Setup of run A:
==> flow/design.v <==
module softmax_4 (
    input wire clk,
    input wire reset,
    input wire start,
    input wire [15:0] in0, in1, in2, in3,     
    output reg [7:0] out0, out1, out2, out3, 
    output reg done
);
    parameter IDLE = 2'd0, EXP = 2'd1, DIVIDE = 2'd2, DONE = 2'd3;
    reg [1:0] state;
    reg [15:0] exp0, exp1, exp2, exp3;
    wire [17:0] sum_exp;
    reg [7:0] result0, result1, result2, result3;
    always @(posedge clk or posedge reset) begin
        if (reset)
            state <= IDLE;
        else begin
            case (state)
                IDLE:    state <= (start) ? EXP : IDLE;
                EXP:     state <= DIVIDE;
                DIVIDE:  state <= DONE;
                DONE:    state <= IDLE;
                default: state <= IDLE;
            endcase
        end
    end
    wire [31:0] x_sq0, x_sq1, x_sq2, x_sq3;
    assign x_sq0 = in0 * in0;
    assign x_sq1 = in1 * in1;
    assign x_sq2 = in2 * in2;
    assign x_sq3 = in3 * in3;
    assign sum_exp = exp0 + exp1 + exp2 + exp3;
    always @(posedge clk) begin
        if (reset) begin
            exp0 <= 0; exp1 <= 0; exp2 <= 0; exp3 <= 0;
            done <= 0;
        end else begin
            case (state)
                EXP: begin
                    exp0 <= 16'd256 + in0 + (x_sq0 >> 9);
                    exp1 <= 16'd256 + in1 + (x_sq1 >> 9);
                    exp2 <= 16'd256 + in2 + (x_sq2 >> 9);
                    exp3 <= 16'd256 + in3 + (x_sq3 >> 9);
                end
                DIVIDE: begin
                    if (sum_exp != 0) begin
                        result0 <= ({8'd0, exp0} * 24'd255) / sum_exp;
                        result1 <= ({8'd0, exp1} * 24'd255) / sum_exp;
                        result2 <= ({8'd0, exp2} * 24'd255) / sum_exp;
                        result3 <= ({8'd0, exp3} * 24'd255) / sum_exp;
                    end else begin
                        result0 <= 0;
                        result1 <= 0;
                        result2 <= 0;
                        result3 <= 0;
                    end
                end
                DONE: begin
                    out0 <= result0;
                    out1 <= result1;
                    out2 <= result2;
                    out3 <= result3;
                    done <= 1;
                end
                default: begin
                    done <= 0;
                end
            endcase
        end
    end
endmodule
Settings: LEC_CHECK=0, CAP_MARGIN=20, CORE_MARGIN=2, CORE_UTILIZATION=70, CTS_CLUSTER_DIAMETER=205, CTS_CLUSTER_SIZE=33, SETUP_SLACK_MARGIN=-1.74, SLEW_MARGIN=20; clock period 17.0 ns.
run.sh (not shown) runs the stock make flow with config.mk's settings and CLKGATE_MAP_FILE=.
Tool error GRT-0116 stopped run A during global routing (5_1_grt); no final results.
Here is what was changed in the inputs of run B compared with run A.
- SETUP_SLACK_MARGIN no longer set, was -1.74
- CTS_CLUSTER_DIAMETER no longer set, was 205
- CTS_CLUSTER_SIZE now 36, was 33
Findings:
- Run B is listed as incomplete: the tool reported an error in clock tree synthesis (4_1_cts) and the run ended there.
- Run B vs. run A: pre-placement core utilization stayed essentially flat, I/O pin total stayed essentially flat, share of the yosys chip area belonging to registers stayed essentially flat.
- From run B to run A, cell count after placement did not move at all.
- Run A → run B: fraction of the mapped netlist area in simple logic gates comparable, number of cell instances after yosys synthesis comparable, die size comparable, xor/xnor cell area share of the yosys netlist comparable.
Input-level comparison between run C and run B:
- CTS_CLUSTER_SIZE removed (was 36)
- CORE_UTILIZATION changed from 70 to 40
- the clock period (ns, I/O delays scaled along) changed from 17.0 to 60.0
- Run C ran to completion and came out clean on the timing, DRC and antenna checks.
- Compared to run B, run C was floorplanned on a bigger die.
- For the vertical die dimension, run C came in 32% higher than run B did.
- Die boundary width in run C is about 32% higher than in run B
- The initial core utilization in run C was lower than what run B gave.
- Re area fraction in xor and xnor cells: no difference whatsoever between run C and run B.
> inputs changed (run C -> run D)
- a change of CORE_UTILIZATION from 40 to 52
- a change of the clock period (ns, I/O delays scaled along) from 60.0 to 55.4
Notes after the runs:
Run D ran to completion and came out clean on the timing, DRC and antenna checks.
In the reports for run C and run D, the smaller highest net fanout along the worst path belongs to run D.
Changes observed in run D relative to run C: via count moved up.
Run C reports its slowest library cell on the worst path as or4b_2 while run D reports fa_1.

* * *

RTL: the design.v shown in full above, as it stands there.
Settings: LEC_CHECK=0, CAP_MARGIN=25, CELL_PAD_IN_SITES_GLOBAL_PLACEMENT=1, CORE_ASPECT_RATIO=0.5, CORE_MARGIN=4, CORE_UTILIZATION=57, CTS_CLUSTER_DIAMETER=397, CTS_CLUSTER_SIZE=100, GPL_TIMING_DRIVEN=1, MAX_ROUTING_LAYER=met4, MIN_ROUTING_LAYER=met1, PLACE_DENSITY_LB_ADDON=0.24, SLEW_MARGIN=5, TNS_END_PERCENT=10; clock period 73.5 ns.
The starting point produced a clean layout.
Rerun with:
CORE_ASPECT_RATIO = 1.8   (was 0.5)
CORE_MARGIN = 8   (was 4)
CORE_UTILIZATION = 48   (was 57)
What happened:
- The new run passed the timing, DRC and antenna checks
- utilization shrinks by 9.5 points
- critical path depth shrinks by 2
- clock-buffer cell count grows by 3
Rerun with:
CAP_MARGIN = 20   (was 25)
CELL_PAD_IN_SITES_GLOBAL_PLACEMENT = unset   (was 1)
CORE_ASPECT_RATIO = unset   (was 1.8)
CORE_MARGIN = 2   (was 8)
CORE_UTILIZATION = 63   (was 48)
CTS_CLUSTER_DIAMETER = unset   (was 397)
CTS_CLUSTER_SIZE = unset   (was 100)
GPL_TIMING_DRIVEN = unset   (was 1)
MAX_ROUTING_LAYER = unset   (was met4)
MIN_ROUTING_LAYER = unset   (was met1)
PLACE_DENSITY_LB_ADDON = unset   (was 0.24)
SLEW_MARGIN = 20   (was 5)
TNS_END_PERCENT = unset   (was 10)
clock period = 46.3 ns   (was 73.5 ns; I/O delays follow)
Result: With this change the flow stopped in global routing on GRT-0232. Area after synthesis stays the same. Die size goes down by 28%. Synthesized cell count stays the same.
Rerun with:
ABC_AREA = 1   (was unset)
CORE_UTILIZATION = 57   (was 63)
HOLD_SLACK_MARGIN = -0.1   (was unset)
clock period = 45.7 ns   (was 46.3 ns; I/O delays follow)
The new run stopped in global routing (ODB-0269).
Synthesized area climbs by 1.8%.
Synthesized cell count came out higher by 18%.
Die area goes up by 12%.

* * *

RTL: the design.v shown in full above, as it stands there.
==> flow/config.mk <==
export PLATFORM = sky130hd
export DESIGN_NAME = softmax_4
export DESIGN_NICKNAME = softmax_4
export VERILOG_FILES = /design/flow/design.v
export SDC_FILE = /design/flow/constraint.sdc
export NUM_CORES = 4
export LEC_CHECK = 0
export CAP_MARGIN = 20
export CORE_MARGIN = 2
export CORE_UTILIZATION = 40
export CTS_CLUSTER_DIAMETER = 223
export CTS_CLUSTER_SIZE = 98
export PLACE_DENSITY_LB_ADDON = 0.06
export SLEW_MARGIN = 40
export TNS_END_PERCENT = 20
==> flow/constraint.sdc <==
create_clock -name core_clock -period 60.0 [get_ports {clk}]
set_input_delay 12.0000 -clock core_clock [delete_from_list [all_inputs] [get_ports {clk}]]
set_output_delay 12.0000 -clock core_clock [all_outputs]
set_load 0.01 [all_outputs]
The baseline went through all stages and came out clean.
==> next run, changes <==
Settings changed: CORE_UTILIZATION 40 to 58, CTS_CLUSTER_DIAMETER 223 to default, CTS_CLUSTER_SIZE 98 to default, PLACE_DENSITY_LB_ADDON 0.06 to default, SLEW_MARGIN 40 to 20, TNS_END_PERCENT 20 to default.
Clock period 60.0 ns to 56.0 ns, I/O delays scaled along.
Routed wire length shrinks by 3.8%.
Setup slack is worse by 1.3 ns.
Worst hold slack is better by 0.033 ns.
Register-to-register slack is worse by 1.3 ns.

* * *

// softmax_4: RTL as listed in full above, without the edits since
export LEC_CHECK = 0
export CAP_MARGIN = 25
export CELL_PAD_IN_SITES_GLOBAL_PLACEMENT = 1
export CORE_ASPECT_RATIO = 1.8
export CORE_MARGIN = 6
export CORE_UTILIZATION = 57
export CTS_CLUSTER_DIAMETER = 397
export CTS_CLUSTER_SIZE = 100
export GPL_TIMING_DRIVEN = 1
export MAX_ROUTING_LAYER = met4
export MIN_ROUTING_LAYER = met1
export PLACE_DENSITY_LB_ADDON = 0.29
export SLEW_MARGIN = 5
export TNS_END_PERCENT = 10
create_clock -name core_clock -period 73.5 [get_ports {clk}]
The first run finished clean.
Next try:
Settings changed: CAP_MARGIN 25 to 20, CELL_PAD_IN_SITES_GLOBAL_PLACEMENT 1 to not set, CORE_ASPECT_RATIO 1.8 to not set, CORE_MARGIN 6 to 2, CORE_UTILIZATION 57 to 66, CTS_CLUSTER_DIAMETER 397 to not set, CTS_CLUSTER_SIZE 100 to not set, GPL_TIMING_DRIVEN 1 to not set, MAX_ROUTING_LAYER met4 to not set, MIN_ROUTING_LAYER met1 to not set, PLACE_DENSITY_LB_ADDON 0.29 to not set, SLEW_MARGIN 5 to 20, TNS_END_PERCENT 10 to not set.
Clock period 73.5 ns to 19.9 ns, I/O delays scaled along.
This time the run ended with an error in global routing with GRT-0116.
Die size falls by about 17%.
Synthesized area does not change.
Synthesized cell count stays the same.

* * *

xenon:
RTL: the design.v shown in full above, as it stands there.
Settings: LEC_CHECK=0, CAP_MARGIN=25, CELL_PAD_IN_SITES_GLOBAL_PLACEMENT=1, CORE_ASPECT_RATIO=1.8, CORE_MARGIN=8, CORE_UTILIZATION=55, CTS_CLUSTER_DIAMETER=397, CTS_CLUSTER_SIZE=98, GPL_TIMING_DRIVEN=1, MAX_ROUTING_LAYER=met4, MIN_ROUTING_LAYER=met1, PLACE_DENSITY=0.36, SLEW_MARGIN=5, TNS_END_PERCENT=10; clock period 73.5 ns.
xenon finished end to end and its layout was clean on timing, DRC and antenna.
> inputs changed (xenon -> onyx)
Settings: CTS_CLUSTER_SIZE: 98 -> unset; CTS_CLUSTER_DIAMETER: 397 -> unset; TNS_END_PERCENT: 10 -> unset; PLACE_DENSITY: 0.36 -> unset; CORE_UTILIZATION: 55 -> 64; CORE_MARGIN: 8 -> 2; the clock period (ns, I/O delays scaled along): 73.5 -> 56.9.
==> results <==
onyx falls short of xenon in total vias in the final route.
Summary: with xenon as the reference, number of signal-net buffers in the layout in onyx moved up by more than 100%.
xenon -> onyx: first-pass GRT wire length increased by a few percent
From xenon to onyx the numbers moved as follows: period utilization went up, final instance count without filler cells went up, setup slack of the critical path after layout went down.
What fjord does differently from onyx at the input level:
Settings: a change of CORE_UTILIZATION from 64 to 58; an added PLACE_DENSITY_LB_ADDON of 0.24; a change of the clock period (ns, I/O delays scaled along) from 56.9 to 73.5.
Findings:
As of fjord, sequential standard cell area had fallen by a few percent compared to onyx.
Looking at setup slack after layout across both flows, fjord is the stronger of the two, with onyx trailing.
From onyx to fjord the numbers moved as follows: non-clock buffer count decreased by 1120 relative to the old numbers; wire length of the first global-routing pass decreased by 30 mm relative to the old numbers; number of clock-tree buffers in the layout decreased by 1 relative to the old numbers; final period demand of the worst path increased by 13380 ps relative to the old numbers.
Average routed wire per standard cell for fjord: 0.60 µm down relative to onyx
Comparing onyx and fjord, final critical-path share of the clock period is higher on onyx.
Compared fjord vs onyx, and number of standard cells in the layout, taps in and fillers out is down in fjord.
Input-level comparison between harbor and fjord:
Settings: ABC_AREA: unset -> 1; CORE_MARGIN: 2 -> 8; TNS_END_PERCENT: unset -> 60; CORE_ASPECT_RATIO: 1.8 -> 1.99; CORE_UTILIZATION: 58 -> 28; MIN_ROUTING_LAYER: met1 -> met2; GPL_TIMING_DRIVEN: 1 -> 0; the clock period (ns, I/O delays scaled along): 73.5 -> 97.2.
### Flow results
- harbor finished end to end and its layout was clean on timing, DRC and antenna.
- Sequential share of layout area, fjord and harbor: larger value in fjord
- Area growth from synthesis to final layout: lower on fjord
- harbor reports a lower share of the clock period used by the worst path after layout than fjord does.
- Going from fjord to harbor, average size of a mapped cell shrinks by about 14%.
- Die area | harbor > fjord
- met1 layer wirelength in the final routing of harbor falls short of that of fjord by more than 100%.
- Count of non-CTS inverters in the layout (harbor over fjord): increase, 1670
Changes in zinc relative to harbor:
Settings: GPL_TIMING_DRIVEN: 0 -> 1; CORE_MARGIN: 8 -> 2; CORE_UTILIZATION: 28 -> 63; SLEW_MARGIN: 5 -> 30; TNS_END_PERCENT: 60 -> unset; ABC_AREA: 1 -> unset; PLACE_DENSITY_LB_ADDON: 0.24 -> unset; CORE_ASPECT_RATIO: 1.99 -> 1.8; MIN_ROUTING_LAYER: met2 -> met1; PLACE_DENSITY: unset -> 0.36; the clock period (ns, I/O delays scaled along): 97.2 -> 53.5.
==> results <==
In zinc the implementation completed, yet the final layout does not meet the checks, the culprit being negative setup slack.
harbor ended with every stage complete and zero timing, DRC or antenna violations.
Run comparison: zinc critical path capture point result2[0]; harbor critical path capture point result3[0]
harbor → zinc: clock latency of the later-clocked register in the worst-skew pair essentially unchanged; setup slack lost 19330 ps; final net count fell 133.
